===== flow/run.sh =====
#!/bin/bash
# the make line also repeats each setting of config.mk as NAME=value (left out here)
make -C /OpenROAD-flow-scripts/flow DESIGN_CONFIG=/design/flow/config.mk WORK_HOME=/design/flow/orfs CLKGATE_MAP_FILE= finish

===== flow/config.mk =====
export PLATFORM = sky130hd
export DESIGN_NAME = System
export DESIGN_NICKNAME = System
export VERILOG_FILES = /design/flow/design.v
export SDC_FILE = /design/flow/constraint.sdc
export NUM_CORES = 4
export LEC_CHECK = 0
export ABC_AREA = 1
export CAP_MARGIN = 20
export CORE_MARGIN = 2
export CORE_UTILIZATION = 70
export CTS_CLUSTER_DIAMETER = 30
export CTS_CLUSTER_SIZE = 74
export SETUP_SLACK_MARGIN = 2.1
export SLEW_MARGIN = 20

===== flow/constraint.sdc =====
create_clock -name core_clock -period 7.29 [get_ports {clk}]
set_input_delay 1.4580 -clock core_clock [delete_from_list [all_inputs] [get_ports {clk}]]
set_output_delay 1.4580 -clock core_clock [all_outputs]
set_load 0.01 [all_outputs]

===== flow/design.v =====
module RCServo(clk, rst, RxD_data, RCServo_pulse);
input clk;
input rst;
input [9:0] RxD_data;
output RCServo_pulse;
reg [9:0] RxD_data_reg;
always @(posedge clk) if(rst) RxD_data_reg <= 10'd0; else RxD_data_reg <= RxD_data;
parameter ClkDiv = 195;   
reg [7:0] ClkCount;
reg ClkTick;
always @(posedge clk) if(rst) ClkTick <= 1'b0; else ClkTick <= (ClkCount==ClkDiv-2);  
always @(posedge clk) if(rst) ClkCount <= 8'b0; else if(ClkTick) ClkCount <= 8'b0; else ClkCount <= ClkCount + 1'b1; 
reg [11:0] PulseCount;
always @(posedge clk) if(rst) PulseCount <= 12'b0; else if(ClkTick) PulseCount <= PulseCount + 1'b1;  
reg [9:0] RCServo_position;
always @(posedge clk) if(rst) RCServo_position <= 10'd0; else if(PulseCount==0) RCServo_position <= RxD_data_reg; 
reg RCServo_pulse;
always @(posedge clk) if(rst) RCServo_pulse <= 1'b0; else RCServo_pulse <= (PulseCount < {2'b00,RCServo_position}); 
endmodule
module multiplexerServo(select, normalSort, servoTest, muxOut);
input [0:0] select;		 
input [9:0] normalSort, servoTest;	 
output [9:0] muxOut;	 
reg [9:0] muxOut;	 
parameter normal = 1'b0, test = 1'b1;  
always@(select or normalSort or servoTest)
	begin
		case(select)
			normal:
				begin
				muxOut <= normalSort;	 
				end
			test:
				begin
				muxOut <= servoTest;	 
				end
		endcase
	end
endmodule
module multiplexerFour(select, muxOut, startOut, controllerInput, maintenanceInput, controllerStart, maintenanceStart);
input [0:0] select;	 
input controllerStart, maintenanceStart;	 
input [2:0] controllerInput, maintenanceInput;	 
output startOut;	 
output [2:0] muxOut;	 
reg startOut;
reg [2:0] muxOut;
parameter controller = 1'b0, maintenance = 1'b1; 
always@(select or controllerInput or maintenanceStart or controllerStart or maintenanceInput)
	begin
		case(select)
			controller:
				begin
				startOut <= controllerStart;	 
				muxOut <= controllerInput;	 
				end
			maintenance:
				begin
				startOut <= maintenanceStart;	 
				muxOut <= maintenanceInput;	 
				end
		endcase
	end
endmodule
module multiplexerOutput(select, normalOutput, maintenanceOutput, muxOut);
input [0:0] select;		 
input [2:0] normalOutput, maintenanceOutput;	 
output [2:0] muxOut;	 
reg [2:0] muxOut;	 
parameter normal = 1'b0, maintenance = 1'b1;  
always@(select or normalOutput or maintenanceOutput)
	begin
		case(select)
			normal:
				begin
				muxOut <= normalOutput;	 
				end
			maintenance:
				begin
				muxOut <= maintenanceOutput;	 
				end
		endcase
	end
endmodule
module multiplexerSeven(select, mbedInput, controllerOutput, maintenanceOutput);
input [0:0] select;	 
input [6:0] mbedInput;	 
output [6:0] controllerOutput, maintenanceOutput;	 
reg [6:0] controllerOutput, maintenanceOutput;	 
parameter controller = 1'b0, maintenance = 1'b1;  
always@(select or mbedInput)
	begin
		case(select)
			controller:
				begin
				controllerOutput <= mbedInput;	 
				maintenanceOutput <= 7'b0111111;	 
				end
			maintenance:
				begin
				maintenanceOutput <= mbedInput;	 
				controllerOutput <= 7'b1101110;	 
				end
		endcase
	end
endmodule
module multiplexerThree(select, controllerInput, maintenanceInput, controllerStart, maintenanceStart, startOut, muxOut);
input [0:0] select;
input [0:0] controllerStart, maintenanceStart;
input [1:0] controllerInput, maintenanceInput;
output [0:0] startOut;
output [1:0] muxOut;
reg [0:0] startOut;
reg [1:0] muxOut;
parameter controller = 1'b0, maintenance = 1'b1; 
always@(select or controllerStart or controllerInput or maintenanceStart or maintenanceInput)
	begin
		case(select)
			controller:
				begin
				startOut <= controllerStart;
				muxOut <= controllerInput;
				end
			maintenance:
				begin
				startOut <= maintenanceStart;
				muxOut <= maintenanceInput;
				end
		endcase
	end
endmodule
module controller(clk, rst, mbedInput, mbedOutput, sortStart, sortColour, dispenseStart, dispense, sortCompleteIn, dispenseCompleteIn);
input rst;
input clk;					 
input [6:0] mbedInput;		 
input sortCompleteIn, dispenseCompleteIn;
output [2:0] mbedOutput;	 
output [2:0] sortColour;	 
output [0:0] sortStart, dispenseStart;	 
output [1:0] dispense;		 
reg [6:0] mbedInput_reg;	 
reg [6:0] mbedInputCheck;
reg [0:0] sortStart;
reg [2:0] sortColour;
reg [0:0] dispenseStart;
reg [1:0] dispense;			
reg [2:0] mbedOutput;
reg sortCompleteOut, dispenseCompleteOut;
reg recieved;
reg [15:0] count;
always@(posedge clk)
	if(rst)
		begin
		mbedInput_reg <= 0;
		mbedInputCheck <= 0;
		sortStart <= 0;
		sortColour <= 0;
		dispenseStart <= 0;
		dispense <= 0;
		mbedOutput <= 0;
		sortCompleteOut <= 0;
		dispenseCompleteOut <= 0;
		recieved <= 0;
		count <= 0;
		end
	else
	begin
	if(sortCompleteIn == 1'b1)	 
		begin
		sortCompleteOut <= 1'b1;	 
		end
	if(dispenseCompleteIn == 1'b1)  
		begin
		dispenseCompleteOut <= 1'b1;  
		end
	if(mbedInputCheck != mbedInput)
		begin
		mbedInputCheck <= mbedInput;	 
		mbedInput_reg <= mbedInput;	 
		recieved <= 1'b1;	 
		sortCompleteOut <= 1'b0;	 
		dispenseCompleteOut <= 1'b0;	 
		end
	else
		begin
		if(count >= 50000)	 
			begin
			count <= 16'b0;
			recieved <= 1'b0;
			end
		else
			begin
			count <= count + 1'b1;
			end
		end
	sortStart <= mbedInput_reg[0:0];		 
	sortColour <= mbedInput_reg[3:1];	 
	dispenseStart <= mbedInput_reg[4:4];	 
	dispense <= mbedInput_reg[6:5];		 
	mbedOutput[0:0] <= recieved;		 
	mbedOutput[1:1] <= sortCompleteOut;	 
	mbedOutput[2:2] <= dispenseCompleteOut;	 
	end
endmodule
module dispense(clk, rst, start, dispense, dispenseServoRed, dispenseServoGreenBlue, complete, redLED, greenLED, blueLED);
input rst;
input clk, start;  
input [1:0] dispense;	 
output [9:0] dispenseServoRed, dispenseServoGreenBlue;	 
output complete;
output [0:0] redLED, greenLED, blueLED;
reg [3:0] state;  
reg [9:0] dispenseServoRed, dispenseServoGreenBlue;  
reg [14:0] pause;  
reg [1:0] dispense_reg, dispenseCheck;  
reg complete;
reg [0:0] redLED, greenLED, blueLED;
parameter control = 4'd0, red = 4'd1, redSecond = 4'd2, redThird = 4'd3, green = 4'd4, greenSecond = 4'd5, greenThird = 4'd6, blue = 4'd7, blueSecond = 4'd8, blueThird = 4'd9;
always@(posedge clk)
	if(rst)
		begin
		dispenseServoRed <= 10'd440;
		dispenseServoGreenBlue <= 10'd375;
		state <= 0;
		pause <= 0;
		dispense_reg <= 0;
		dispenseCheck <= 0;
		complete <= 0;
		redLED <= 0;
		greenLED <= 0;
		blueLED <= 0;
		end
	else
	begin
		if(dispense != dispenseCheck)	 
			begin
			dispenseCheck <= dispense;	 
			dispense_reg <= dispense;	 
			complete <= 1'b0;
			end
		if(start == 1'b1)	 
			begin
				case(state)
						control:		 
							begin
							if(dispense_reg == 2'b00)	 
								begin
								dispense_reg <= 2'b11;	 
								state <= red;			 
								end
							else if(dispense_reg == 2'b01)	 
								begin
								dispense_reg <= 2'b11;	 
								state <= green;			 
								end
							else if(dispense_reg == 2'b10)	 
								begin
								dispense_reg <= 2'b11;	 
								state <= blue;			 
								end
							else
								begin
								state <= control;		 
								end
							end
						red:			 
							begin
							redLED <= 1'b1;
							dispenseServoRed <= 10'd200;	 
							state <= redSecond;			 
							end
						redSecond:		 
							begin
							if(pause >= 30000)		 
								begin
								pause <= 15'b0;				 
								dispenseServoRed <= 10'd440;	 
								state <= redThird;
								end
							else
								begin
								pause <= pause + 1'b1;		 
								state <= redSecond;		 
								end
							end
						redThird:
							begin
							if(pause >= 20000)		 
								begin
								pause <= 15'b0;
								complete <= 1'b1;	 
								redLED <= 1'b0;
								state <= control;	 
								end
							else
								begin
								pause <= pause + 1'b1;
								state <= redThird;
								end
							end
						green:			 
							begin
							greenLED <= 1'b1;
							dispenseServoGreenBlue <= 10'd355;
							if(pause >= 15000)		 
								begin
								pause <= 15'b0;
								state <= greenSecond;				 
								end
							else
								begin
								pause <= pause + 1'b1;
								state <= green;
								end						
							end
						greenSecond:	 
							begin
							dispenseServoGreenBlue <= 10'd590;	 
							if(pause >= 20000)		 
								begin
								pause <= 15'b0;				 
								state <= greenThird;
								end
							else
								begin
								pause <= pause + 1'b1;		 
								state <= greenSecond;	 
								end
							end
						greenThird:
							begin
							dispenseServoGreenBlue <= 10'd375;	 
							if(pause >= 20000)		 
								begin
								pause <= 15'b0;
								complete <= 1'b1;	 
								greenLED <= 1'b0;
								state <= control;	 
								end
							else
								begin
								pause <= pause + 1'b1;
								state <= greenThird;
								end
							end
						blue:			 
							begin
							blueLED <= 1'b1;
							dispenseServoGreenBlue <= 10'd395;
							if(pause >= 15000)		 
								begin
								pause <= 15'b0;
								state <= blueSecond;			 
								end
							else
								begin
								pause <= pause + 1'b1;
								state <= blue;
								end
							end
						blueSecond:		 
							begin
							dispenseServoGreenBlue <= 10'd10;	 
							if(pause >= 20000)			 
								begin
								pause <= 15'b0;					 
								state <= blueThird;
								end
							else
								begin
								pause <= pause + 1'b1;		 
								state <= blueSecond;	 
								end
							end
						blueThird:
							begin
								dispenseServoGreenBlue <= 10'd375;	 
								if(pause >= 20000)		 
								begin
								pause <= 15'b0;
								complete <= 1'b1;	 
								blueLED <= 1'b0;
								state <= control;	 
								end
							else
								begin
								pause <= pause + 1'b1;
								state <= blueThird;
								end
							end
				endcase
			end
	end	
endmodule
module sort(clk, rst, start, colour, sortServoRedBlue, sortServoGreenOther, sortServoBinRecycle, liftUp, liftDown, complete, redLED, greenLED, blueLED);
input rst;
input clk, start;
input [2:0] colour;
output [9:0] sortServoRedBlue, sortServoGreenOther, sortServoBinRecycle;
output [0:0] liftUp, liftDown;
output complete;
output [0:0] redLED, greenLED, blueLED;
reg [9:0] sortServoRedBlue, sortServoGreenOther, sortServoBinRecycle;
reg [0:0] liftUp, liftDown;
reg [3:0] state;
reg [16:0] pause;
reg [2:0] colour_reg, colourCheck;
reg complete;
reg [0:0] redLED, greenLED, blueLED;
parameter colourSense = 4'd0, red = 4'd1, redSecond = 4'd2, green = 4'd3, greenSecond = 4'd4,
		  blue = 4'd5, blueSecond = 4'd6, bin = 4'd7, binSecond = 4'd8, binThird = 4'd9,
		  recycle = 4'd10, recycleSecond = 4'd11, recycleThird = 4'd12, lift = 4'd13, liftTwo = 4'd14, liftThree = 4'd15;
always@(posedge clk)
	if(rst)
		begin
		sortServoRedBlue <= 10'd355;
		sortServoGreenOther <= 10'd340;
		sortServoBinRecycle <= 10'd580;
		liftUp <= 1'b1;
		liftDown <= 1'b0;
		state <= 0;
		pause <= 0;
		colour_reg <= 0;
		colourCheck <= 0;
		complete <= 0;
		redLED <= 0;
		greenLED <= 0;
		blueLED <= 0;
		end
	else
	begin
		if(colour != colourCheck)
				begin
					colourCheck <= colour;
					colour_reg <= colour;
					complete <= 1'b0;
				end
		if(start == 1'b1)
			begin
				case(state)
					colourSense:					 
						begin
							if(colour_reg == 3'b000)	 
								begin
								colour_reg <= 3'b111;	 
								state <= red;
								end
							else if(colour_reg == 3'b001)  
								begin
								colour_reg <= 3'b111;	 
								state <= green;
								end
							else if(colour_reg == 3'b010)	 
								begin
								colour_reg <= 3'b111;	 
								state <= blue;
								end
							else if(colour_reg == 3'b011)	 
								begin
								colour_reg <= 3'b111;	 
								state <= bin;
								end
							else if(colour_reg == 3'b100)	 
								begin
								colour_reg <= 3'b111;	 
								state <= recycle;
								end
							else if(colour_reg == 3'b101)	 
								begin
								colour_reg <= 3'b111;	 
								state <= lift;
								end
							else
								begin
								state <= colourSense;
								end
						end
					red:							 
						begin
						redLED <= 1'b1;
						sortServoRedBlue <= 10'd570;   
							if(pause >= 20000)		 
								begin
								pause <= 17'b0;                  
								sortServoRedBlue <= 10'd355;     
								state <= redSecond;  
								end
							else
								begin
								pause <= pause + 1'b1;	 
								state <= red;	 
								end                    
						end
					redSecond:
						begin
						if(pause >= 5000)		 
							begin
							pause <= 17'b0;
							complete <= 1'b1;	 
							redLED <= 1'b0;
							state <= colourSense;  
							end
						else
							begin
							pause <= pause + 1'b1;
							state <= redSecond;
							end
						end
					green:							 
						begin
						greenLED <= 1'b1;
						sortServoGreenOther <= 10'd70; 	 
							if(pause >= 20000)		 
								begin
								pause <= 17'b0;
								sortServoGreenOther <= 10'd340;	 
								state <= greenSecond;			 
								end
							else						 
								begin
								pause <= pause + 1'b1;	 
								state <= green;			 
								end				 
						end
					greenSecond:
						begin
						if(pause >= 5000)		 
							begin
							pause <= 17'b0;
							complete <= 1'b1;	 
							greenLED <= 1'b0;
							state <= colourSense;  
							end
						else
							begin
							pause <= pause + 1'b1;	 
							state <= greenSecond;	 
							end	
						end
					blue:							 
						begin
						blueLED <= 1'b1;
						sortServoRedBlue <= 10'd185;   
							if(pause >= 20000)	 
								begin
								pause <= 17'b0;                  
								sortServoRedBlue <= 10'd355;     
								state <= blueSecond;
								end
							else
								begin
								pause <= pause + 1'b1;	 
								state <= blue;	 
								end					
						end
					blueSecond:
						begin
						if(pause >= 5000)	 
							begin
							pause <= 17'b0;
							complete <= 1'b1;	 
							blueLED <= 1'b0;
							state <= colourSense;		 
							end
						else
							begin
							pause <= pause + 1'b1;
							state <= blueSecond;
							end
						end
					bin:							 
						begin
						sortServoGreenOther <= 10'd560;	 
						sortServoBinRecycle <= 10'd350;	 
							if(pause >= 20000)	 
								begin
								pause <= 17'b0;																
								sortServoGreenOther <= 10'd340;	 
								state <= binSecond;	 
								end
							else
								begin
								pause <= pause + 1'b1;	 
								state <= bin;	 
								end			
						end
					binSecond:
						begin
						if(pause >= 20000)	 
								begin
								pause <= 17'b0;
								sortServoBinRecycle <= 10'd580;	 
								state <= binThird;
								end
							else
								begin
								pause <= pause + 1'b1;	 
								state <= binSecond;	 
								end
						end
					binThird:
						begin
						if(pause >= 5000)	 
							begin
							pause <= 17'b0;
							complete <= 1'b1;	 
							state <= colourSense;			 
							end
						else
							begin
							pause <= pause + 1'b1;
							state <= binThird;
							end
						end
					recycle:						 
						begin
						sortServoGreenOther <= 10'd560;	 
						sortServoBinRecycle <= 10'd580;	 
							if(pause >= 20000)	 
								begin
								pause <= 17'b0;								
								sortServoGreenOther <= 10'd340;	 
								state <= recycleSecond;		 
								end
							else
								begin
								pause <= pause + 1'b1;	 
								state <= recycle;	 
								end										
						end
					recycleSecond:
						begin
						if(pause >= 20000)	 
							begin
							pause <= 17'b0;
							sortServoBinRecycle <= 10'd350;	 
							state <= recycleThird;
							end
						else
							begin
							pause <= pause + 1'b1;	 
							state <= recycleSecond;	 
							end	
						end
					recycleThird:
						begin
						if(pause >= 5000)		 
							begin
							pause <= 17'b0;
							complete <= 1'b1;	 
							state <= colourSense;	 
							end
						else
							begin
							pause <= pause + 1'b1;
							state <= recycleThird;
							end
						end
					lift:				 
						begin
						liftUp <= 1'b0; 
						liftDown <= 1'b0; 
						if(pause >= 100000)	 
							begin
							pause <= 17'b0;
							state <= liftTwo;	 
							end
						else
							begin
							pause <= pause + 1'b1;
							state <= lift;
							end
						end
					liftTwo:
						begin
						liftUp <= 1'b1; 
						liftDown <= 1'b0; 
						if(pause >= 10000)		 
							begin
							pause <= 17'b0;
							state <= liftThree;
							end
						else
							begin
							pause <= pause + 1'b1;
							state <= liftTwo;
							end
						end
					liftThree:
						begin
						liftUp <= 1'b1;  
						liftDown <= 1'b1; 
						if(pause >= 100000)		 
							begin
							pause <= 17'b0;
							liftUp <= 1'b1; 
							liftDown <= 1'b0; 
							complete <= 1'b1;	 
							state <= colourSense;
							end
						else
							begin
							pause <= pause + 1'b1;
							state <= liftThree;
							end
						end
				endcase
		end
	end
endmodule
module maintenance(clk, rst, inputSignal, results, sortStart, dispenseStart, sortColour, dispense, sortComplete, dispenseComplete,
			selectRedBlue, selectGreenOther, selectBinRecycle, selectRed, selectGreenBlue, positionRedBlue, positionGreenOther, positionBinRecycle, positionRed, positionGreenBlue, state);
input rst;
input clk;
input [6:0] inputSignal;
input sortComplete, dispenseComplete;
output [2:0] results;
output [2:0] sortColour;	 
output sortStart, dispenseStart;	 
output [1:0] dispense;		 
output [9:0] positionRedBlue, positionGreenOther, positionBinRecycle, positionRed, positionGreenBlue;
output selectRedBlue, selectGreenOther, selectBinRecycle, selectRed, selectGreenBlue;
output [4:0] state;
reg [4:0] state;
reg [0:0] start;
reg [5:0] controlSignal;
reg [5:0] controlSignal_reg;
reg [5:0] controlSignalCheck;
reg [2:0] sortColour;
reg sortStart, dispenseStart;
reg [1:0] dispense;
reg [2:0] results;
reg [0:0] complete;
reg [0:0] received;
reg [14:0] pause;
reg [15:0] count;
reg [9:0] positionRedBlue, positionGreenOther, positionBinRecycle, positionRed, positionGreenBlue;
reg selectRedBlue, selectGreenOther, selectBinRecycle, selectRed, selectGreenBlue;
parameter control = 5'd0, binHopper = 5'd1, dispenseRed = 5'd2, dispenseGreen = 5'd3, dispenseBlue = 5'd4,
		  testRedBlueLeft = 5'd5, testRedBlueCentre = 5'd6, testRedBlueRight = 5'd7, testGreenOtherUp = 5'd8,
		  testGreenOtherCentre = 5'd9, testGreenOtherDown = 5'd10, testBinRecycleLeft = 5'd11,
		  testBinRecycleRight = 5'd12, testRedPush = 5'd13, testRedHome = 5'd14, testGreenBlueLeft = 5'd15,
		  testGreenBlueCentre = 5'd16, testGreenBlueRight = 5'd17, maintenanceEND = 5'd18;
always@(posedge clk)
	if(rst) results <= 3'b0; else
	begin
	results[0:0] <= received;
	results[1:1] <= complete;
	results[2:2] <= 1'b0;
	end
always@(posedge clk)
	if(rst)
		begin
		dispense <= 2'b11;
		sortColour <= 3'b111;
		state <= 0;
		pause <= 0;
		count <= 0;
		start <= 0;
		controlSignal <= 0;
		controlSignal_reg <= 0;
		controlSignalCheck <= 0;
		sortStart <= 0;
		dispenseStart <= 0;
		complete <= 0;
		received <= 0;
		positionRedBlue <= 0;
		positionGreenOther <= 0;
		positionBinRecycle <= 0;
		positionRed <= 0;
		positionGreenBlue <= 0;
		selectRedBlue <= 0;
		selectGreenOther <= 0;
		selectBinRecycle <= 0;
		selectRed <= 0;
		selectGreenBlue <= 0;
		end
	else
	begin
		controlSignal <= inputSignal[5:0];	 
		start <= inputSignal[6:6];			 
		if(controlSignal != controlSignalCheck)	 
			begin
			controlSignalCheck <= controlSignal;	 
			controlSignal_reg <= controlSignal;		 
			received <= 1'b1;	 
			complete <= 1'b0;	 
			end
		else if(count == 50000)	 
			begin
			count <= 16'b0;
			received <= 1'b0;
			end
		else
			begin
			count <= count + 1'b1;
			end
		if(start)	 
			begin
				case(state)
					control:
						begin
							if(controlSignal_reg == 6'b000001)	 
								begin
								controlSignal_reg <= 6'b111111;	 
								state <= binHopper;
								end
							else if(controlSignal_reg == 6'b000010)	 
								begin
								controlSignal_reg <= 6'b111111;	 
								state <= dispenseRed;
								end
							else if(controlSignal_reg == 6'b000011)	 
								begin
								controlSignal_reg <= 6'b111111;	 
								state <= dispenseGreen;
								end
							else if(controlSignal_reg == 6'b000100)	 
								begin
								controlSignal_reg <= 6'b111111;	 
								state <= dispenseBlue;
								end
							else if(controlSignal_reg == 6'b000101)	 
								begin
								controlSignal_reg <= 6'b111111;	 
								state <= testRedBlueLeft;
								end
							else if(controlSignal_reg == 6'b000110)	 
								begin
								controlSignal_reg <= 6'b111111;	 
								state <= testRedBlueCentre;
								end
							else if(controlSignal_reg == 6'b000111)	 
								begin
								controlSignal_reg <= 6'b111111;	 
								state <= testRedBlueRight;
								end
							else if(controlSignal_reg == 6'b001000)	 
								begin
								controlSignal_reg <= 6'b111111;	 
								state <= testGreenOtherUp;
								end
							else if(controlSignal_reg == 6'b001001)	 
								begin
								controlSignal_reg <= 6'b111111;	 
								state <= testGreenOtherCentre;
								end
							else if(controlSignal_reg == 6'b001010)	 
								begin
								controlSignal_reg <= 6'b111111;	 
								state <= testGreenOtherDown;
								end
							else if(controlSignal_reg == 6'b001011)	 
								begin
								controlSignal_reg <= 6'b111111;	 
								state <= testBinRecycleLeft;
								end
							else if(controlSignal_reg == 6'b001100)	 
								begin
								controlSignal_reg <= 6'b111111;	 
								state <= testBinRecycleRight;
								end
							else if(controlSignal_reg == 6'b001101)	 
								begin
								controlSignal_reg <= 6'b111111;	 
								state <= testRedPush;	
								end
							else if(controlSignal_reg == 6'b001110)	 
								begin
								controlSignal_reg <= 6'b111111;	 
								state <= testRedHome;
								end
							else if(controlSignal_reg == 6'b001111)	 
								begin
								controlSignal_reg <= 6'b111111;	 
								state <= testGreenBlueLeft;
								end
							else if(controlSignal_reg == 6'b010000)	 
								begin
								controlSignal_reg <= 6'b111111;	 
								state <= testGreenBlueCentre;
								end
							else if(controlSignal_reg == 6'b010001)	 
								begin
								controlSignal_reg <= 6'b111111;	 
								state <= testGreenBlueRight;
								end
							else if(controlSignal_reg == 6'b010010)	 
								begin
								controlSignal_reg <= 6'b111111;	 
								state <= maintenanceEND;
								end
							else		 
								begin
								state <= control;
								end
						end
					binHopper:			 
						begin
						sortStart <= 1'b1;	 
						sortColour <= 3'b011;	 
						if(sortComplete)	 
							begin
							sortColour <= 3'b111;	 
							sortStart <= 1'b0;		 
							complete <= 1'b1;		 
							state <= control;		
							end
						else				 
							begin
							state <= binHopper;
							end
						end
					dispenseRed:		 
						begin
						dispenseStart <= 1'b1;	 
						dispense <= 2'b00;		 
						if(dispenseComplete)	 
							begin
							dispense <= 2'b11;	 
							dispenseStart <= 1'b0;	 
							complete <= 1'b1;	 
							state <= control;	 
							end
						else
							begin
							state <= dispenseRed;	 
							end
						end
					dispenseGreen:		 
						begin
						dispenseStart <= 1'b1;	 
						dispense <= 2'b01;		 
						if(dispenseComplete)	 
							begin
							dispense <= 2'b11;	 
							dispenseStart <= 1'b0;	 
							complete <= 1'b1;	 
							state <= control;	 
							end
						else
							begin
							state <= dispenseGreen;	 
							end
						end
					dispenseBlue:		 
						begin
						dispenseStart <= 1'b1;	 
						dispense <= 2'b10;		 
						if(dispenseComplete)	 
							begin
							dispense <= 2'b11;	 
							dispenseStart <= 1'b0;	 
							complete <= 1'b1;	 
							state <= control;	 
							end
						else
							begin
							state <= dispenseBlue;  
							end
						end
					testRedBlueLeft:
						begin
						selectRedBlue <= 1'b1;
						positionRedBlue <= 10'd570;	 
						if(pause == 25000)	 
							begin
							pause <= 15'b0;	 
							complete <= 1'b1;
							state <= control;	 
							end
						else
							begin
							pause <= pause + 1'b1;
							state <= testRedBlueLeft;
							end
						end
					testRedBlueCentre:
						begin
						selectRedBlue <= 1'b1;
						positionRedBlue <= 10'd355;	 
						if(pause == 25000)	 
							begin
							pause <= 15'b0;	 
							complete <= 1'b1;
							state <= control;	 
							end
						else
							begin
							pause <= pause + 1'b1;	 
							state <= testRedBlueCentre;	 
							end
						end
					testRedBlueRight:
						begin
						selectRedBlue <= 1'b1;
						positionRedBlue <= 10'd185;	 
						if(pause == 25000)	 
							begin
							pause <= 15'b0;	 
							complete <= 1'b1;
							state <= control;	 
							end
						else
							begin
							pause <= pause + 1'b1;	 
							state <= testRedBlueRight;	 
							end
						end
					testGreenOtherUp:
						begin
						selectGreenOther <= 1'b1;
						positionGreenOther <= 10'd560;	 
						if(pause == 25000)	 
							begin
							pause <= 15'b0;	 
							complete <= 1'b1;
							state <= control;	 
							end
						else
							begin
							pause <= pause + 1'b1;	 
							state <= testGreenOtherUp;	 
							end
						end
					testGreenOtherCentre:
						begin
						selectGreenOther <= 1'b1;
						positionGreenOther <= 10'd340;	 
						if(pause == 25000)	 
							begin
							pause <= 15'b0;	 
							complete <= 1'b1;
							state <= control;	 
							end
						else
							begin
							pause <= pause + 1'b1;	 
							state <= testGreenOtherCentre;	 
							end
						end
					testGreenOtherDown:
						begin
						selectGreenOther <= 1'b1;
						positionGreenOther <= 10'd70;	 
						if(pause == 25000)	 
							begin
							pause <= 15'b0;	 
							complete <= 1'b1;
							state <= control;	 
							end
						else
							begin
							pause <= pause + 1'b1;	 
							state <= testGreenOtherDown;	 
							end
						end
					testBinRecycleLeft:
						begin
						selectBinRecycle <= 1'b1;
						positionBinRecycle <= 10'd350;	 
						if(pause == 25000)	 
							begin
							pause <= 15'b0;	 
							complete <= 1'b1;
							state <= control;	 
							end
						else
							begin
							pause <= pause + 1'b1;	 
							state <= testBinRecycleLeft;	 
							end
						end
					testBinRecycleRight:
						begin
						selectBinRecycle <= 1'b1;
						positionBinRecycle <= 10'd580;	 
						if(pause == 25000)	 
							begin
							pause <= 15'b0;	 
							complete <= 1'b1;
							state <= control;	 
							end
						else
							begin
							pause <= pause + 1'b1;	 
							state <= testBinRecycleRight;	 
							end
						end
					testRedPush:
						begin
						selectRed <= 1'b1;
						positionRed <= 10'd200;	 
						if(pause == 25000)	 
							begin
							pause <= 15'b0;	 
							complete <= 1'b1;
							state <= control;	 
							end
						else
							begin
							pause <= pause + 1'b1;	 
							state <= testRedPush;	 
							end
						end
					testRedHome:
						begin
						selectRed <= 1'b1;
						positionRed <= 10'd440;	 
						if(pause == 25000)	 
							begin
							pause <= 15'b0;	 
							complete <= 1'b1;
							state <= control;	 
							end
						else
							begin
							pause <= pause + 1'b1;	 
							state <= testRedHome;	 
							end
						end
					testGreenBlueLeft:
						begin
						selectGreenBlue <= 1'b1;
						positionGreenBlue <= 10'd550;	 
						if(pause == 25000)	 
							begin
							pause <= 15'b0;	 
							complete <= 1'b1;
							state <= control;	 
							end
						else
							begin
							pause <= pause + 1'b1;	 
							state <= testGreenBlueLeft;	 
							end
						end
					testGreenBlueCentre:
						begin
						selectGreenBlue <= 1'b1;
						positionGreenBlue <= 10'd355;	 
						if(pause == 25000)	 
							begin
							pause <= 15'b0;	 
							complete <= 1'b1;
							state <= control;	 
							end
						else
							begin
							pause <= pause + 1'b1;	 
							state <= testGreenBlueCentre;	 
							end
						end
					testGreenBlueRight:
						begin
						selectGreenBlue <= 1'b1;
						positionGreenBlue <= 10'd10;	 
						if(pause == 25000)	 
							begin
							pause <= 15'b0;	 
							complete <= 1'b1;
							state <= control;	 
							end
						else
							begin
							pause <= pause + 1'b1;	 
							state <= testGreenBlueRight;	 
							end
						end
					maintenanceEND:
						begin
						selectRedBlue <= 1'b1;
						selectGreenOther <= 1'b1;
						selectBinRecycle <= 1'b1;
						selectRed <= 1'b1;
						selectGreenBlue <= 1'b1;
						positionRedBlue <= 10'd355;
						positionGreenOther <= 10'd355;
						positionBinRecycle <= 10'd580;
						positionRed <= 10'd440;
						positionGreenBlue <= 10'd355;
						if(pause == 25000)	 
							begin
							pause <= 15'b0;
							selectRedBlue <= 1'b0;
							selectGreenOther <= 1'b0;
							selectBinRecycle <= 1'b0;
							selectRed <= 1'b0;
							selectGreenBlue <= 1'b0;
							complete <= 1'b1;
							state <= control;
							end
						else
							begin
							pause <= pause + 1'b1;
							state <= maintenanceEND;
							end
						end
				endcase
			end
	end
endmodule
module System(
	clk,
	rst,
	mbed,
	select,
	GreenBlueServoOut,
	RedServoOut,
	BinRecycleServoOut,
	RedBlueServoOut,
	GreenOtherServoOut,
	dispenseBlueLED,
	dispenseComplete,
	dispenseGreenLED,
	dispenseRedLED,
	mainState,
	mbedOutput,
	results,
	sortBlueLED,
	sortComplete,
	sortGreenLED,
	sortRedLED
);
input	clk;
input	rst;
input	[6:0] mbed;
input	[0:0] select;
output	GreenBlueServoOut;
output	RedServoOut;
output	BinRecycleServoOut;
output	RedBlueServoOut;
output	GreenOtherServoOut;
output	[0:0] dispenseBlueLED;
output	[0:0] dispenseComplete;
output	[0:0] dispenseGreenLED;
output	[0:0] dispenseRedLED;
output	[4:0] mainState;
output	[2:0] mbedOutput;
output	[2:0] results;
output	[0:0] sortBlueLED;
output	[0:0] sortComplete;
output	[0:0] sortGreenLED;
output	[0:0] sortRedLED;
wire	[1:0] conDispenseColour;
wire	[0:0] conDispenseStart;
wire	[2:0] conSortColour;
wire	[0:0] conSortStart;
wire	[2:0] controllerOutput;
wire	[0:0] dispenseComplete_ALTERA_SYNTHESIZED;
wire	[9:0] mainBinRecycle;
wire	[1:0] mainDispenseColour;
wire	[0:0] maindispenseStart;
wire	[9:0] mainGreenBlue;
wire	[9:0] mainGreenOther;
wire	[9:0] mainRed;
wire	[9:0] mainRedBlue;
wire	[2:0] mainSortColour;
wire	[0:0] mainSortStart;
wire	[2:0] maintenanceOutput;
wire	[9:0] normalBinRecycle;
wire	[9:0] normalGreenBlue;
wire	[9:0] normalGreenOther;
wire	[9:0] normalRed;
wire	[9:0] normalRedBlue;
wire	[0:0] selectBinRecycle;
wire	[0:0] selectGreenBlue;
wire	[0:0] selectGreenOther;
wire	[0:0] selectRed;
wire	[0:0] selectRedBlue;
wire	[0:0] sortComplete_ALTERA_SYNTHESIZED;
wire	[0:0] startSort;
wire	[9:0] SYNTHESIZED_WIRE_0;
wire	[9:0] SYNTHESIZED_WIRE_1;
wire	[9:0] SYNTHESIZED_WIRE_2;
wire	[2:0] SYNTHESIZED_WIRE_3;
wire	[6:0] SYNTHESIZED_WIRE_4;
wire	[6:0] SYNTHESIZED_WIRE_5;
wire	[0:0] SYNTHESIZED_WIRE_6;
wire	[1:0] SYNTHESIZED_WIRE_7;
wire	[9:0] SYNTHESIZED_WIRE_8;
wire	[9:0] SYNTHESIZED_WIRE_9;
RCServo	b2v_BinRecycleServo(.clk(clk),.rst(rst),
.RxD_data(SYNTHESIZED_WIRE_0),.RCServo_pulse(BinRecycleServoOut));
defparam	b2v_BinRecycleServo.ClkDiv = 4;
multiplexerServo	b2v_BinRecycleServoMux(.normalSort(normalBinRecycle),
.select(selectBinRecycle),.servoTest(mainBinRecycle),.muxOut(SYNTHESIZED_WIRE_0));
defparam	b2v_BinRecycleServoMux.normal = 'b0;
defparam	b2v_BinRecycleServoMux.test = 'b1;
RCServo	b2v_GreenBlueServo(.clk(clk),.rst(rst),
.RxD_data(SYNTHESIZED_WIRE_1),.RCServo_pulse(GreenBlueServoOut));
defparam	b2v_GreenBlueServo.ClkDiv = 4;
multiplexerServo	b2v_GreenBlueServoMux(.normalSort(normalGreenBlue),
.select(selectGreenBlue),.servoTest(mainGreenBlue),.muxOut(SYNTHESIZED_WIRE_1));
defparam	b2v_GreenBlueServoMux.normal = 'b0;
defparam	b2v_GreenBlueServoMux.test = 'b1;
RCServo	b2v_GreenOtherServo(.clk(clk),.rst(rst),
.RxD_data(SYNTHESIZED_WIRE_2),.RCServo_pulse(GreenOtherServoOut));
defparam	b2v_GreenOtherServo.ClkDiv = 4;
multiplexerServo	b2v_GreenOtherServoMux(.normalSort(normalGreenOther),
.select(selectGreenOther),.servoTest(mainGreenOther),.muxOut(SYNTHESIZED_WIRE_2));
defparam	b2v_GreenOtherServoMux.normal = 'b0;
defparam	b2v_GreenOtherServoMux.test = 'b1;
sort	b2v_inst(.clk(clk),.rst(rst),
.start(startSort),.colour(SYNTHESIZED_WIRE_3),.complete(sortComplete_ALTERA_SYNTHESIZED),.blueLED(sortBlueLED),.greenLED(sortGreenLED),.redLED(sortRedLED),.sortServoBinRecycle(normalBinRecycle),.sortServoGreenOther(normalGreenOther),.sortServoRedBlue(normalRedBlue));
defparam	b2v_inst.bin = 'b0111;
defparam	b2v_inst.binSecond = 'b1000;
defparam	b2v_inst.binThird = 'b1001;
defparam	b2v_inst.blue = 'b0101;
defparam	b2v_inst.blueSecond = 'b0110;
defparam	b2v_inst.colourSense = 'b0000;
defparam	b2v_inst.green = 'b0011;
defparam	b2v_inst.greenSecond = 'b0100;
defparam	b2v_inst.recycle = 'b1010;
defparam	b2v_inst.recycleSecond = 'b1011;
defparam	b2v_inst.recycleThird = 'b1100;
defparam	b2v_inst.red = 'b0001;
defparam	b2v_inst.redSecond = 'b0010;
multiplexerFour	b2v_inst11(.controllerStart(conSortStart),
.maintenanceStart(mainSortStart),.controllerInput(conSortColour),.maintenanceInput(mainSortColour),.select(select),.startOut(startSort),.muxOut(SYNTHESIZED_WIRE_3));
defparam	b2v_inst11.controller = 'b0;
defparam	b2v_inst11.maintenance = 'b1;
multiplexerOutput	b2v_inst12(.maintenanceOutput(maintenanceOutput),
.normalOutput(controllerOutput),.select(select),.muxOut(mbedOutput));
defparam	b2v_inst12.maintenance = 'b1;
defparam	b2v_inst12.normal = 'b0;
multiplexerThree	b2v_inst17(.controllerInput(conDispenseColour),
.controllerStart(conDispenseStart),.maintenanceInput(mainDispenseColour),.maintenanceStart(maindispenseStart),.select(select),.muxOut(SYNTHESIZED_WIRE_7),.startOut(SYNTHESIZED_WIRE_6));
defparam	b2v_inst17.controller = 'b0;
defparam	b2v_inst17.maintenance = 'b1;
maintenance	b2v_inst2(.clk(clk),.rst(rst),
.sortComplete(sortComplete_ALTERA_SYNTHESIZED),.dispenseComplete(dispenseComplete_ALTERA_SYNTHESIZED),.inputSignal(SYNTHESIZED_WIRE_4),.sortStart(mainSortStart),.dispenseStart(maindispenseStart),.selectRedBlue(selectRedBlue),.selectGreenOther(selectGreenOther),.selectBinRecycle(selectBinRecycle),.selectRed(selectRed),.selectGreenBlue(selectGreenBlue),.dispense(mainDispenseColour),.positionBinRecycle(mainBinRecycle),.positionGreenBlue(mainGreenBlue),.positionGreenOther(mainGreenOther),.positionRed(mainRed),.positionRedBlue(mainRedBlue),.results(maintenanceOutput),.sortColour(mainSortColour),.state(mainState));
defparam	b2v_inst2.binHopper = 'b00001;
defparam	b2v_inst2.control = 'b00000;
defparam	b2v_inst2.dispenseBlue = 'b00100;
defparam	b2v_inst2.dispenseGreen = 'b00011;
defparam	b2v_inst2.dispenseRed = 'b00010;
defparam	b2v_inst2.maintenanceEND = 'b10010;
defparam	b2v_inst2.testBinRecycleLeft = 'b01011;
defparam	b2v_inst2.testBinRecycleRight = 'b01100;
defparam	b2v_inst2.testGreenBlueCentre = 'b10000;
defparam	b2v_inst2.testGreenBlueLeft = 'b01111;
defparam	b2v_inst2.testGreenBlueRight = 'b10001;
defparam	b2v_inst2.testGreenOtherCentre = 'b01001;
defparam	b2v_inst2.testGreenOtherDown = 'b01010;
defparam	b2v_inst2.testGreenOtherUp = 'b01000;
defparam	b2v_inst2.testRedBlueCentre = 'b00110;
defparam	b2v_inst2.testRedBlueLeft = 'b00101;
defparam	b2v_inst2.testRedBlueRight = 'b00111;
defparam	b2v_inst2.testRedHome = 'b01110;
defparam	b2v_inst2.testRedPush = 'b01101;
controller	b2v_inst3(.clk(clk),.rst(rst),
.sortCompleteIn(sortComplete_ALTERA_SYNTHESIZED),.dispenseCompleteIn(dispenseComplete_ALTERA_SYNTHESIZED),.mbedInput(SYNTHESIZED_WIRE_5),.dispense(conDispenseColour),.dispenseStart(conDispenseStart),.mbedOutput(controllerOutput),.sortColour(conSortColour),.sortStart(conSortStart));
multiplexerSeven	b2v_inst4(.mbedInput(mbed),
.select(select),.controllerOutput(SYNTHESIZED_WIRE_5),.maintenanceOutput(SYNTHESIZED_WIRE_4));
defparam	b2v_inst4.controller = 'b0;
defparam	b2v_inst4.maintenance = 'b1;
dispense	b2v_inst6(.clk(clk),.rst(rst),
.start(SYNTHESIZED_WIRE_6),.dispense(SYNTHESIZED_WIRE_7),.complete(dispenseComplete_ALTERA_SYNTHESIZED),.blueLED(dispenseBlueLED),.dispenseServoGreenBlue(normalGreenBlue),.dispenseServoRed(normalRed),.greenLED(dispenseGreenLED),.redLED(dispenseRedLED));
defparam	b2v_inst6.blue = 'b0111;
defparam	b2v_inst6.blueSecond = 'b1000;
defparam	b2v_inst6.blueThird = 'b1001;
defparam	b2v_inst6.control = 'b0000;
defparam	b2v_inst6.green = 'b0100;
defparam	b2v_inst6.greenSecond = 'b0101;
defparam	b2v_inst6.greenThird = 'b0110;
defparam	b2v_inst6.red = 'b0001;
defparam	b2v_inst6.redSecond = 'b0010;
defparam	b2v_inst6.redThird = 'b0011;
RCServo	b2v_RedBlueServo(.clk(clk),.rst(rst),
.RxD_data(SYNTHESIZED_WIRE_8),.RCServo_pulse(RedBlueServoOut));
defparam	b2v_RedBlueServo.ClkDiv = 4;
multiplexerServo	b2v_RedBlueServoMux(.normalSort(normalRedBlue),
.select(selectRedBlue),.servoTest(mainRedBlue),.muxOut(SYNTHESIZED_WIRE_8));
defparam	b2v_RedBlueServoMux.normal = 'b0;
defparam	b2v_RedBlueServoMux.test = 'b1;
RCServo	b2v_RedServo(.clk(clk),.rst(rst),
.RxD_data(SYNTHESIZED_WIRE_9),.RCServo_pulse(RedServoOut));
defparam	b2v_RedServo.ClkDiv = 4;
multiplexerServo	b2v_RedServoMux(.normalSort(normalRed),
.select(selectRed),.servoTest(mainRed),.muxOut(SYNTHESIZED_WIRE_9));
defparam	b2v_RedServoMux.normal = 'b0;
defparam	b2v_RedServoMux.test = 'b1;
assign	dispenseComplete = dispenseComplete_ALTERA_SYNTHESIZED;
assign	results = maintenanceOutput;
assign	sortComplete = sortComplete_ALTERA_SYNTHESIZED;
endmodule

==> results of run 1 <==
cell type report:
| type | count | area [sq um] | share of cell area, % |
|---|---|---|---|
| multi-input cells | 1754 | 8990 | 41.4 |
| well taps | 335 | 419 | 1.93 |
| repair buffers | 36 | 360 | 1.66 |
| flip-flops and latches | 400 | 8010 | 36.9 |
| inverters | 364 | 1370 | 6.31 |
| clock buffers | 88 | 2030 | 9.35 |
| clock inverters | 52 | 524 | 2.42 |
routing by layer:
| layer | up-vias | wire [um] | global-route usage, % |
|---|---|---|---|
| met5 | - | 0 | 0 |
| li1 | 8585 | - | - |
| met4 | 0 | 1000 | 10.9 |
| met3 | 98 | 1930 | 5.13 |
| met1 | 7915 | 18600 | 36.4 |
| met2 | 417 | 20400 | 52.6 |
metrics by stage:
| stage | instances | hold slack [ns] |
|---|---|---|
| after global placement | 2889 | 0.411 |
| final | 3029 | 0.424 |
| after CTS | 3029 | 0.424 |
| after floorplan | 2571 | 0.397 |
| after global routing | 3029 | 0.444 |
| after detailed placement | 2889 | 0.412 |
==> flow_metrics.env, run 1 <==
# yosys + openroad results
export IMPL_setup_tns_ns=0
export IMPL_async_reset_ff_share_pct=0
export IMPL_p_switching_w=0.00146
export IMPL_wl_per_cell_um=13.8
export IMPL_area_leaders="dfxtp_1 (43%), nand2_1 (9.2%), nor2_1 (7.6%)"
export IMPL_setup_viol=0
export IMPL_antenna_found_initial=0
export IMPL_peakVddDrop_mv=0.250
export IMPL_mux_area_share_pct=0
export IMPL_ff_type="dfxtp_1"
export IMPL_cp_start_kind="input port"
export IMPL_drt_total_wl_um=41900
export IMPL_top_logic_kind="simple AND/OR/NAND/NOR gates"
export IMPL_synthXorXnorAreaFrac_pct=2.30
export IMPL_seq_power_w=0.00230
export IMPL_dr_pass1_iters=7
export IMPL_syn_avg_cell_area_sq_um=7.25
export IMPL_chip_area_sq_um=27900
export IMPL_ant_nets=0
export IMPL_tool_warnings=49
export IMPL_synth_cells=2571
export IMPL_place_area_sq_um=19100
export IMPL_overflow=0
export IMPL_switching_share_pct=24.2
export IMPL_numCtsBuffers=77
export IMPL_yosys_area_top_type="dfxtp_1"
export IMPL_yosys_area_share_simple_pct=28.6
export IMPL_syn_num_nets=2650
export IMPL_crit_chain="clkdlybuf4s50_1 -> inv_2 -> nand2_1 -> nand2_1 -> clkdlybuf4s50_1"
export IMPL_htree_levels=3
export IMPL_max_freq_ghz=0.211
export IMPL_setup_ws_ns=2.55
export IMPL_endpoint="mbedOutput[0]"
export IMPL_slew_headroom_pct=47.5
export IMPL_clock_sinks=400
export IMPL_pg_comb_w=0.000314
export IMPL_required_ns=5.83
export IMPL_netlist_area_sq_um=18600
export IMPL_clk_path_buf_depth=3
export IMPL_cap_violations=0
export IMPL_critPathCaptureType="primary output"
export IMPL_path_max_fanout=19
export IMPL_holdCritStartpoint="b2v_inst2.complete$_SDFF_PP0_"
export IMPL_synth_most_common_cell="nand2_1"
export IMPL_finalHoldViolCount=0
export IMPL_grtUsageTotal_pct=29.7
export IMPL_cts_tree="built"
export IMPL_ys_warn_count=10
export IMPL_drt_first_iter_violations=1305
export IMPL_antenna_cells=0
export IMPL_power_density_nw_per_um2=278
export IMPL_pre_cts_ws_ns=2.63
export IMPL_n_fill_cell=1690
export IMPL_aoi_share_pct=12.7
export IMPL_core_sq_um=26100
export IMPL_worstSetupPathType="input port to primary output"
export IMPL_synth_distinct_cells=55
export IMPL_cts_resized_gates=0
export IMPL_maxSlewViolCount=0
export IMPL_r2r_cells=6
export IMPL_seq_power_share_pct=38.1
export IMPL_dp_hpwl_um=27100
export IMPL_area_delta_synth_final_pct=16.5
export IMPL_die_h_um=167
export IMPL_initCoreUtil_pct=71.3
export IMPL_gp_congestion=0.908
export IMPL_crit_slowest_cell="clkdlybuf4s50_1"
export IMPL_fin_area_sq_um=21700
export IMPL_grt_pass1_vias=16400
export IMPL_finalPower_w=0.00604
export IMPL_insertion_delay_ns=0.57
export IMPL_synth_top_cell_area_share_pct=43.0
export IMPL_hold_depth=2
export IMPL_ys_cells=2571
export IMPL_edf_count=0
export IMPL_rsz0062_at_grt="false"
export IMPL_rr_startpoint="b2v_inst2.start$_SDFF_PP0_"
export IMPL_clkTransAtPathRegs_ns=0.05
export IMPL_p_clk_share_pct=56.7
export IMPL_grt_first_pass_wirelength_um=71800
export IMPL_final_util_pct=83.0
export IMPL_final_nets=2712
export IMPL_post_cts_buffers=0
export IMPL_die_w_um=167
export IMPL_r2r_setup_slack_ns=5.12
export IMPL_ys_sh_adder_pct=4.63
export IMPL_min_period_ns=4.74
export IMPL_worst_pin_slew_ns=0.781
export IMPL_p_leak_nw=8.98
export IMPL_pg_clk_w=0.00342
export IMPL_ys_ff=400
export IMPL_via_count=17000
export IMPL_yosysChipArea_sq_um=18600
export IMPL_r2r_end="b2v_inst2.positionRed[7]$_SDFFE_PP0P_"
export IMPL_grt_max_degree=97
export IMPL_row_count=59
export IMPL_cts_hold_buf=0
export IMPL_largestPowerGroup="clock"
export IMPL_power_internal_w=0.00458
export IMPL_ios=34
export IMPL_numPortBuffers=32
export IMPL_crit_start="select[0]"
export IMPL_critPathTopFamily="buffers and inverters"
export IMPL_fin_crit_sh_pct=65.0
export IMPL_root_buffer="clkbuf_16"
export IMPL_vias_per_cell=5.62
export IMPL_cp_num_cells=5
export IMPL_postSynthSeqShare_pct=43.0
export IMPL_hold_path_endpoint="b2v_inst2.results[1]$_SDFF_PP0_"
export IMPL_netlist_top_cells_count="nand2_1 (456), dfxtp_1 (400), nor2_1 (377), inv_1 (351), a21oi_1 (172)"
export IMPL_path_buffers=3
export IMPL_drcViolationCount=0
export IMPL_crit_arrival_ns=3.28
export IMPL_p_comb_share_pct=5.2
export IMPL_status="no timing/DRC/antenna violations"
export IMPL_hp_class="flop to flop"
export IMPL_slowest_delay_ns=0.76
export IMPL_fin_skew_ns=0.0186
==> run 2: changes to the inputs <==
- CAP_MARGIN: 20 -> 40
- CORE_UTILIZATION: 70 -> 72
- CTS_CLUSTER_DIAMETER: 30 -> not set
- CTS_CLUSTER_SIZE: 74 -> not set
- SETUP_SLACK_MARGIN: 2.1 -> not set
- clock period: 7.29 -> 8.93 ns (I/O delays scaled with it)
==> run 2 against run 1 <==
Effect of this change:
- still clean on timing, DRC and antenna
- synthesized area stayed put
- register-to-register slack better by 1.6 ns
- clock power is 51% lower
- setup slack improved by 1.0 ns
- die size fell by 2.7%
- clock-buffer cell count is 28 lower
- routed wire length shrank 4.9%
- via count decreased by 2.3%
- combinational power is 18% lower
- utilization is 2.2 points lower
- sequential share of layout area is 2.2 points higher
- largest cell class unchanged
==> flow_metrics.env, run 2 <==
# yosys + openroad results
export IMPL_maxSlewViolCount=0
export IMPL_drt_total_wl_um=39900
export IMPL_grtUsageTotal_pct=28.9
export IMPL_aoi_share_pct=12.7
export IMPL_chip_area_sq_um=27200
export IMPL_yosys_area_top_type="dfxtp_1"
export IMPL_area_leaders="dfxtp_1 (43%), nand2_1 (9.2%), nor2_1 (7.6%)"
export IMPL_ys_warn_count=10
export IMPL_ys_ff=400
export IMPL_seq_power_share_pct=49.3
export IMPL_critPathTopFamily="buffers and inverters"
export IMPL_worstSetupPathType="input port to primary output"
export IMPL_combGateArea_sq_um=8990
export IMPL_whs_ns=0.423
export IMPL_post_cts_buffers=0
export IMPL_crit_slowest_cell="clkdlybuf4s50_1"
export IMPL_clk_path_buf_depth=3
export IMPL_dr_pass1_iters=6
export IMPL_top_logic_kind="simple AND/OR/NAND/NOR gates"
export IMPL_fin_area_sq_um=20500
export IMPL_rr_startpoint="b2v_inst2.start$_SDFF_PP0_"
export IMPL_crit_start="select[0]"
export IMPL_flop_area_sq_um=8010
export IMPL_synthXorXnorAreaFrac_pct=2.30
export IMPL_area_delta_synth_final_pct=9.94
export IMPL_r2r_end="b2v_inst2.positionRedBlue[7]$_SDFFE_PP0P_"
export IMPL_synth_distinct_cells=55
export IMPL_die_h_um=165
export IMPL_cts_hold_buf=0
export IMPL_setup_viol=0
export IMPL_p_switching_w=0.000891
export IMPL_async_reset_ff_share_pct=0
export IMPL_endpoint="mbedOutput[0]"
export IMPL_mux_area_share_pct=0
export IMPL_r2r_setup_slack_ns=6.73
export IMPL_r2r_cells=5
export IMPL_place_area_sq_um=19200
export IMPL_n_fill_cell=1754
export IMPL_path_buffers=3
export IMPL_final_nets=2678
export IMPL_worst_pin_slew_ns=0.772
export IMPL_crit_chain="clkdlybuf4s50_1 -> inv_2 -> nand2_1 -> nand2_1 -> clkdlybuf4s50_1"
export IMPL_path_max_fanout=19
export IMPL_syn_num_nets=2650
export IMPL_power_density_nw_per_um2=185
export IMPL_max_freq_ghz=0.186
export IMPL_p_clk_share_pct=43.9
export IMPL_finalPower_w=0.00380
export IMPL_ios=34
export IMPL_grt_max_degree=82
export IMPL_setup_tns_ns=0
export IMPL_final_util_pct=80.9
export IMPL_antenna_found_initial=0
export IMPL_netlist_area_sq_um=18600
export IMPL_rsz0062_at_grt="false"
export IMPL_cts_resized_gates=0
export IMPL_cap_violations=0
export IMPL_antenna_cells=0
export IMPL_cp_num_cells=5
export IMPL_holdCritStartpoint="b2v_inst2.received$_SDFFE_PP0P_"
export IMPL_fin_skew_ns=0.0119
export IMPL_wl_per_cell_um=13.5
export IMPL_slew_headroom_pct=48.0
export IMPL_switching_share_pct=23.4
export IMPL_pg_clk_w=0.00167
export IMPL_largestPowerGroup="sequential cells"
export IMPL_overflow=0
export IMPL_finalHoldViolCount=0
export IMPL_htree_levels=2
export IMPL_cp_start_kind="input port"
export IMPL_power_internal_w=0.00291
export IMPL_critPathCaptureType="primary output"
export IMPL_synth_top_cell_area_share_pct=43.0
export IMPL_grt_first_pass_wirelength_um=66300
export IMPL_hold_depth=2
export IMPL_synth_most_common_cell="nand2_1"
export IMPL_drt_first_iter_violations=1364
export IMPL_grt_pass1_vias=15200
export IMPL_p_leak_nw=8.39
export IMPL_yosysChipArea_sq_um=18600
export IMPL_status="no timing/DRC/antenna violations"
export IMPL_netlist_top_cells_count="nand2_1 (456), dfxtp_1 (400), nor2_1 (377), inv_1 (351), a21oi_1 (172)"
export IMPL_die_w_um=165
export IMPL_hp_class="flop to flop"
export IMPL_syn_avg_cell_area_sq_um=7.25
export IMPL_core_sq_um=25300
export IMPL_numPortBuffers=32
export IMPL_hold_path_endpoint="b2v_inst2.results[0]$_SDFF_PP0_"
export IMPL_fin_crit_sh_pct=60.1
export IMPL_tool_warnings=49
export IMPL_p_comb_share_pct=6.8
export IMPL_gp_congestion=0.918
export IMPL_via_count=16600
export IMPL_clock_sinks=400
export IMPL_postSynthSeqShare_pct=43.0
export IMPL_ys_sh_adder_pct=4.63
export IMPL_root_buffer="clkbuf_16"
export IMPL_vias_per_cell=5.62
export IMPL_peakVddDrop_mv=0.186
export IMPL_initCoreUtil_pct=73.6
export IMPL_crit_arrival_ns=3.58
export IMPL_ant_nets=0
export IMPL_row_count=58
export IMPL_dp_hpwl_um=27400
export IMPL_insertion_delay_ns=0.53
export IMPL_cts_tree="built"
export IMPL_synth_cells=2571
export IMPL_ys_cells=2571
export IMPL_pg_comb_w=0.000258
export IMPL_seq_power_w=0.00187
export IMPL_yosys_area_share_simple_pct=28.6
export IMPL_clkTransAtPathRegs_ns=0.06
export IMPL_min_period_ns=5.37
export IMPL_drcViolationCount=0
export IMPL_numCtsBuffers=42
export IMPL_edf_count=0
export IMPL_slowest_delay_ns=0.74
export IMPL_ff_type="dfxtp_1"
export IMPL_required_ns=7.14
[run 2: per-layer routing]
metal / GRT usage, % / up-vias / routed length, um
li1: - / 8470 / -
met1: 36.2 / 7625 / 17900
met2: 51.5 / 448 / 19100
met3: 4.07 / 85 / 1960
met4: 9.37 / 0 / 937
met5: 0 / - / 0
[run 2: layout make-up]
type	instances	share of cell area (%)
Clock buffer	60	5.76
Clock inverter	16	0.727
Inverter	364	6.68
Multi-Input combinational cell	1754	43.9
Sequential cell	400	39.1
Tap cell	330	2.02
Timing Repair Buffer	37	1.83
[run 2: stage by stage]
stage	worst slack, ns	cells
2_1_floorplan	4.91	2571
3_3_place_gp	3.61	2884
3_5_place_dp	3.54	2885
4_1_cts	3.54	2961
5_1_grt	3.39	2961
6_report	3.56	2961
==> run 3: changes to the inputs <==
- CAP_MARGIN: 40 -> 20
- CORE_MARGIN: 2 -> 7
- CORE_UTILIZATION: 72 -> 69
- CTS_CLUSTER_DIAMETER: not set -> 190
- GPL_ROUTABILITY_DRIVEN: not set -> 0
- GPL_TIMING_DRIVEN: not set -> 0
- MAX_ROUTING_LAYER: not set -> met4
- PLACE_DENSITY_LB_ADDON: not set -> 0.16
- TNS_END_PERCENT: not set -> 55
- clock period: 8.93 -> 5.18 ns (I/O delays scaled with it)
==> run 3 against run 2 <==
Effect of this change:
- clock power increased by 77%
- final area grew 1.0%
- synthesized cell count is the same
- global-route usage increased by 0.37 points
==> flow_metrics.env, run 3 <==
# yosys + openroad results
export IMPL_status="no timing/DRC/antenna violations"
export IMPL_clkTransAtPathRegs_ns=0.06
export IMPL_yosys_area_share_simple_pct=28.6
export IMPL_crit_start="rst"
export IMPL_grtUsageTotal_pct=29.3
export IMPL_yosys_area_top_type="dfxtp_1"
export IMPL_required_ns=5.54
export IMPL_fin_area_sq_um=20700
export IMPL_ant_nets=0
export IMPL_antenna_cells=0
export IMPL_place_area_sq_um=19400
export IMPL_r2r_setup_slack_ns=3.10
export IMPL_critPathCaptureType="flop"
export IMPL_top_logic_kind="simple AND/OR/NAND/NOR gates"
export IMPL_power_density_nw_per_um2=322
export IMPL_numPortBuffers=30
export IMPL_vias_per_cell=5.76
export IMPL_peakVddDrop_mv=0.255
export IMPL_yosysChipArea_sq_um=18600
export IMPL_drcViolationCount=0
export IMPL_slowest_delay_ns=0.84
export IMPL_switching_share_pct=23.8
export IMPL_ys_warn_count=10
export IMPL_drt_total_wl_um=46200
export IMPL_p_comb_share_pct=7.3
export IMPL_ff_type="dfxtp_1"
export IMPL_numCtsBuffers=41
export IMPL_final_util_pct=78.7
export IMPL_grt_first_pass_wirelength_um=75400
export IMPL_htree_levels=2
export IMPL_die_h_um=178
export IMPL_crit_slowest_cell="clkbuf_1"
export IMPL_drt_first_iter_violations=1569
export IMPL_p_switching_w=0.00158
export IMPL_syn_avg_cell_area_sq_um=7.25
export IMPL_path_max_fanout=10
export IMPL_dp_hpwl_um=32000
export IMPL_synth_distinct_cells=55
export IMPL_ys_ff=400
export IMPL_synth_cells=2571
export IMPL_die_w_um=178
export IMPL_chip_area_sq_um=31800
export IMPL_hp_class="flop to flop"
export IMPL_row_count=59
export IMPL_final_nets=2723
export IMPL_initCoreUtil_pct=70.9
export IMPL_path_buffers=3
export IMPL_hold_path_endpoint="b2v_inst3.sortColour[1]$_SDFF_PP0_"
export IMPL_seq_power_share_pct=48.5
export IMPL_postSynthSeqShare_pct=43.0
export IMPL_ys_cells=2571
export IMPL_dr_pass1_iters=6
export IMPL_cp_start_kind="input port"
export IMPL_cts_tree="built"
export IMPL_p_leak_nw=8.50
export IMPL_grt_pass1_vias=16300
export IMPL_rsz0062_at_grt="false"
export IMPL_cp_num_cells=4
export IMPL_maxSlewViolCount=0
export IMPL_largestPowerGroup="sequential cells"
export IMPL_worstSetupPathType="input port to flop"
export IMPL_n_fill_cell=1880
export IMPL_antenna_found_initial=0
export IMPL_core_sq_um=26300
export IMPL_cts_hold_buf=0
export IMPL_synth_top_cell_area_share_pct=43.0
export IMPL_holdCritStartpoint="b2v_inst3.mbedInput_reg[2]$_SDFFE_PP0P_"
export IMPL_finalHoldViolCount=0
export IMPL_crit_chain="clkbuf_1 -> clkbuf_1 -> clkbuf_1 -> nor3_1"
export IMPL_root_buffer="clkbuf_16"
export IMPL_fin_crit_sh_pct=60.4
export IMPL_slew_headroom_pct=27.8
export IMPL_cap_violations=0
export IMPL_edf_count=0
export IMPL_ys_sh_adder_pct=4.63
export IMPL_area_leaders="dfxtp_1 (43%), nand2_1 (9.2%), nor2_1 (7.6%)"
export IMPL_power_internal_w=0.00508
export IMPL_path_common_cell="clkbuf_1"
export IMPL_fin_skew_ns=0.0149
export IMPL_seq_power_w=0.00323
export IMPL_setup_viol=0
export IMPL_max_freq_ghz=0.320
export IMPL_critPathTopFamily="buffers and inverters"
export IMPL_hold_depth=2
export IMPL_endpoint="b2v_RedServo.PulseCount[7]$_SDFFE_PP0P_"
export IMPL_mux_area_share_pct=0
export IMPL_tool_warnings=47
export IMPL_async_reset_ff_share_pct=0
export IMPL_cts_resized_gates=0
export IMPL_wl_per_cell_um=15.4
export IMPL_grt_max_degree=15
export IMPL_netlist_top_cells_count="nand2_1 (456), dfxtp_1 (400), nor2_1 (377), inv_1 (351), a21oi_1 (172)"
export IMPL_synthXorXnorAreaFrac_pct=2.30
export IMPL_r2r_end="b2v_GreenBlueServo.RCServo_position[5]$_SDFFE_PP0N_"
export IMPL_p_clk_share_pct=44.3
export IMPL_insertion_delay_ns=0.53
export IMPL_area_delta_synth_final_pct=11.1
export IMPL_rr_startpoint="b2v_GreenBlueServo.PulseCount[0]$_SDFFE_PP0P_"
export IMPL_worst_pin_slew_ns=1.08
export IMPL_setup_tns_ns=0
export IMPL_pg_clk_w=0.00295
export IMPL_overflow=0
export IMPL_pg_comb_w=0.000484
export IMPL_aoi_share_pct=12.7
export IMPL_ios=34
export IMPL_clock_sinks=400
export IMPL_syn_num_nets=2650
export IMPL_netlist_area_sq_um=18600
export IMPL_post_cts_buffers=0
export IMPL_r2r_cells=6
export IMPL_synth_most_common_cell="nand2_1"
export IMPL_via_count=17300
export IMPL_min_period_ns=3.13
export IMPL_clk_path_buf_depth=3
export IMPL_crit_arrival_ns=3.49
run 3: final cells by class:
| class | instances | area, sq um | share of cell area (%) |
|---|---|---|---|
| plain buffers | 53 | 268 | 1.29 |
| clock buffers | 53 | 1140 | 5.51 |
| clock inverters | 17 | 200 | 0.967 |
| inverters | 364 | 1370 | 6.60 |
| multi-input cells | 1754 | 8990 | 43.5 |
| flip-flops and latches | 400 | 8010 | 38.7 |
| well taps | 335 | 419 | 2.03 |
| repair buffers | 30 | 300 | 1.45 |
run 3: stage by stage:
step                cells  hold WS [ns]  power, W  setup slack, ns
detailed placement   2936         0.416   0.00376             1.62
floorplan            2571         0.397   0.00361             2.66
finish               3006         0.432   0.00666             2.05
global route         3006         0.450   0.00687             2.01
CTS                  3006         0.432   0.00667             2.08
global placement     2936         0.415   0.00374             1.61
run 3: layer usage:
layer  track usage, %  up-vias  wire length [um]
met5                -        -                 0
met4             13.6        0              2150
met3             4.21      166              3330
met2             48.6      714             21400
met1             35.1     7877             19200
li1                 -     8551                 -
==> run 4: changes to the inputs <==
- ABC_AREA: 1 -> not set
- CORE_MARGIN: 7 -> 2
- CORE_UTILIZATION: 69 -> 72
- CTS_CLUSTER_DIAMETER: 190 -> 214
- CTS_CLUSTER_SIZE: not set -> 14
- GPL_ROUTABILITY_DRIVEN: 0 -> not set
- GPL_TIMING_DRIVEN: 0 -> not set
- MAX_ROUTING_LAYER: met4 -> not set
- PLACE_DENSITY_LB_ADDON: 0.16 -> 0.12
- SETUP_SLACK_MARGIN: not set -> 0.48
- TNS_END_PERCENT: 55 -> not set
- clock period: 5.18 -> 3.16 ns (I/O delays scaled with it)
==> run 4 against run 3 <==
Effect of this change:
- sequential power increased by 63%
- die size fell by 19%
- sequential cell count did not move
- setup slack worse by 1.5 ns
- critical path type is now input port to primary output
- largest power group unchanged
==> flow_metrics.env, run 4 <==
# yosys + openroad results
export IMPL_syn_num_nets=2088
export IMPL_syn_avg_cell_area_sq_um=8.74
export IMPL_rsz0062_at_grt="false"
export IMPL_power_internal_w=0.00745
export IMPL_crit_chain="dlygate4sd2_1 -> buf_6 -> mux2_2 -> clkdlybuf4s50_1"
export IMPL_required_ns=2.53
export IMPL_n_fill_cell=1714
export IMPL_insertion_delay_ns=0.51
export IMPL_ios=34
export IMPL_seq_power_w=0.00525
export IMPL_crit_arrival_ns=1.95
export IMPL_crit_slowest_cell="clkdlybuf4s50_1"
export IMPL_fin_skew_ns=0.00969
export IMPL_hold_path_endpoint="b2v_inst2.results[0]$_SDFF_PP0_"
export IMPL_slowest_delay_ns=0.48
export IMPL_cp_start_kind="input port"
export IMPL_ff_type="dfxtp_1"
export IMPL_post_cts_buffers=0
export IMPL_endpoint="mbedOutput[1]"
export IMPL_fin_crit_sh_pct=81.6
export IMPL_via_count=13900
export IMPL_synth_distinct_cells=74
export IMPL_rr_startpoint="b2v_inst2.state[2]$_SDFFE_PP0P_"
export IMPL_dp_hpwl_um=24400
export IMPL_row_count=57
export IMPL_clk_path_buf_depth=3
export IMPL_synth_most_common_cell="dfxtp_1"
export IMPL_path_max_fanout=10
export IMPL_die_h_um=160
export IMPL_clkTransAtPathRegs_ns=0.06
export IMPL_pg_comb_w=0.000527
export IMPL_clock_sinks=400
export IMPL_combGateArea_sq_um=8850
export IMPL_p_comb_share_pct=5.5
export IMPL_ant_nets=0
export IMPL_switching_share_pct=22.1
export IMPL_initCoreUtil_pct=72.8
export IMPL_ys_sh_adder_pct=4.92
export IMPL_netlist_area_sq_um=17600
export IMPL_status="no timing/DRC/antenna violations"
export IMPL_seq_power_share_pct=55.0
export IMPL_critPathTopFamily="buffers and inverters"
export IMPL_setup_tns_ns=0
export IMPL_grtUsageTotal_pct=27.4
export IMPL_wl_per_cell_um=15.1
export IMPL_gp_congestion=0.870
export IMPL_antenna_found_initial=0
export IMPL_yosysChipArea_sq_um=17600
export IMPL_p_leak_nw=7.34
export IMPL_hp_class="flop to flop"
export IMPL_ys_warn_count=10
export IMPL_aoi_share_pct=11.3
export IMPL_edf_count=0
export IMPL_drt_total_wl_um=35500
export IMPL_final_nets=2096
export IMPL_cts_tree="built"
export IMPL_root_buffer="clkbuf_16"
export IMPL_finalHoldViolCount=0
export IMPL_crit_start="select[0]"
export IMPL_synthXorXnorAreaFrac_pct=7.33
export IMPL_p_switching_w=0.00211
export IMPL_core_sq_um=24100
export IMPL_cp_num_cells=4
export IMPL_path_buffers=3
export IMPL_antenna_cells=0
export IMPL_flop_area_sq_um=8010
export IMPL_die_w_um=160
export IMPL_top_logic_kind="simple AND/OR/NAND/NOR gates"
export IMPL_whs_ns=0.456
export IMPL_cap_violations=0
export IMPL_cts_hold_buf=0
export IMPL_synth_cells=2009
export IMPL_vias_per_cell=5.92
export IMPL_overflow=0
export IMPL_largestPowerGroup="sequential cells"
export IMPL_ys_ff=400
export IMPL_worst_pin_slew_ns=1.00
export IMPL_drt_first_iter_violations=1023
export IMPL_drcViolationCount=0
export IMPL_numCtsBuffers=34
export IMPL_slew_headroom_pct=33.0
export IMPL_r2r_end="b2v_inst2.pause[13]$_SDFFE_PP0P_"
export IMPL_pg_clk_w=0.00378
export IMPL_maxSlewViolCount=0
export IMPL_hold_depth=2
export IMPL_holdCritStartpoint="b2v_inst2.received$_SDFFE_PP0P_"
export IMPL_setup_viol=0
export IMPL_netlist_top_cells_count="dfxtp_1 (400), nor2_1 (334), nand2_1 (144), a21oi_1 (132), xor2_1 (99)"
export IMPL_min_period_ns=2.58
export IMPL_yosys_area_top_type="dfxtp_1"
export IMPL_numPortBuffers=32
export IMPL_area_leaders="dfxtp_1 (46%), nor2_1 (7.1%), xor2_1 (4.9%)"
export IMPL_postSynthSeqShare_pct=45.6
export IMPL_htree_levels=2
export IMPL_max_freq_ghz=0.388
export IMPL_grt_pass1_vias=13200
export IMPL_power_density_nw_per_um2=501
export IMPL_final_util_pct=79.1
export IMPL_grt_first_pass_wirelength_um=60500
export IMPL_critPathCaptureType="primary output"
export IMPL_yosys_area_share_simple_pct=22.6
export IMPL_r2r_cells=6
export IMPL_area_delta_synth_final_pct=8.67
export IMPL_peakVddDrop_mv=0.411
export IMPL_ys_cells=2009
export IMPL_synth_top_cell_area_share_pct=45.6
export IMPL_dr_pass1_iters=7
export IMPL_grt_max_degree=78
export IMPL_chip_area_sq_um=25600
export IMPL_r2r_setup_slack_ns=0.87
export IMPL_tool_warnings=47
export IMPL_mux_area_share_pct=4.20
export IMPL_worstSetupPathType="input port to primary output"
export IMPL_p_clk_share_pct=39.5
export IMPL_async_reset_ff_share_pct=0
==> run 4: repair_timing <==
| action | CTS | global route |
|---|---|---|
| endpoints found under the setup margin | 2 | 0 |
| endpoints found under the hold margin | 0 | 0 |
| gates resized | 2 | 0 |
==> run 4: routing by layer <==
metal	vias to the layer above	share of wire, %	global-route usage [%]	wire length, um
met5	-	0	0	0
li1	6912	-	-	-
met4	0	2.1	7.53	731
met3	60	4.7	3.38	1650
met2	331	49	48.3	17300
met1	6563	45	35.7	15800
==> run 4: layout make-up <==
| type | instances | share of cell area (%) |
|---|---|---|
| multi-input combinational | 1432 | 46.4 |
| sequential | 400 | 42.0 |
| clock buffer | 37 | 4.85 |
| timing repair buffer | 53 | 2.74 |
| tap | 324 | 2.13 |
| inverter | 96 | 1.89 |
| clock inverter | 1 | 0.0459 |
==> run 4: metrics by stage <==
stage	total power [W]	cell area [sq um]	std cells	setup slack, ns
finish	0.00956	19100	2343	0.582
detailed placement	0.00588	18100	2305	0.0492
CTS	0.00962	19100	2343	0.577
global route	0.00987	19100	2343	0.533
global placement	0.00586	18100	2305	0.134
floorplan	0.00573	17600	2009	0.828
Power figures rest on the tool's default switching activity, not on a simulated workload.
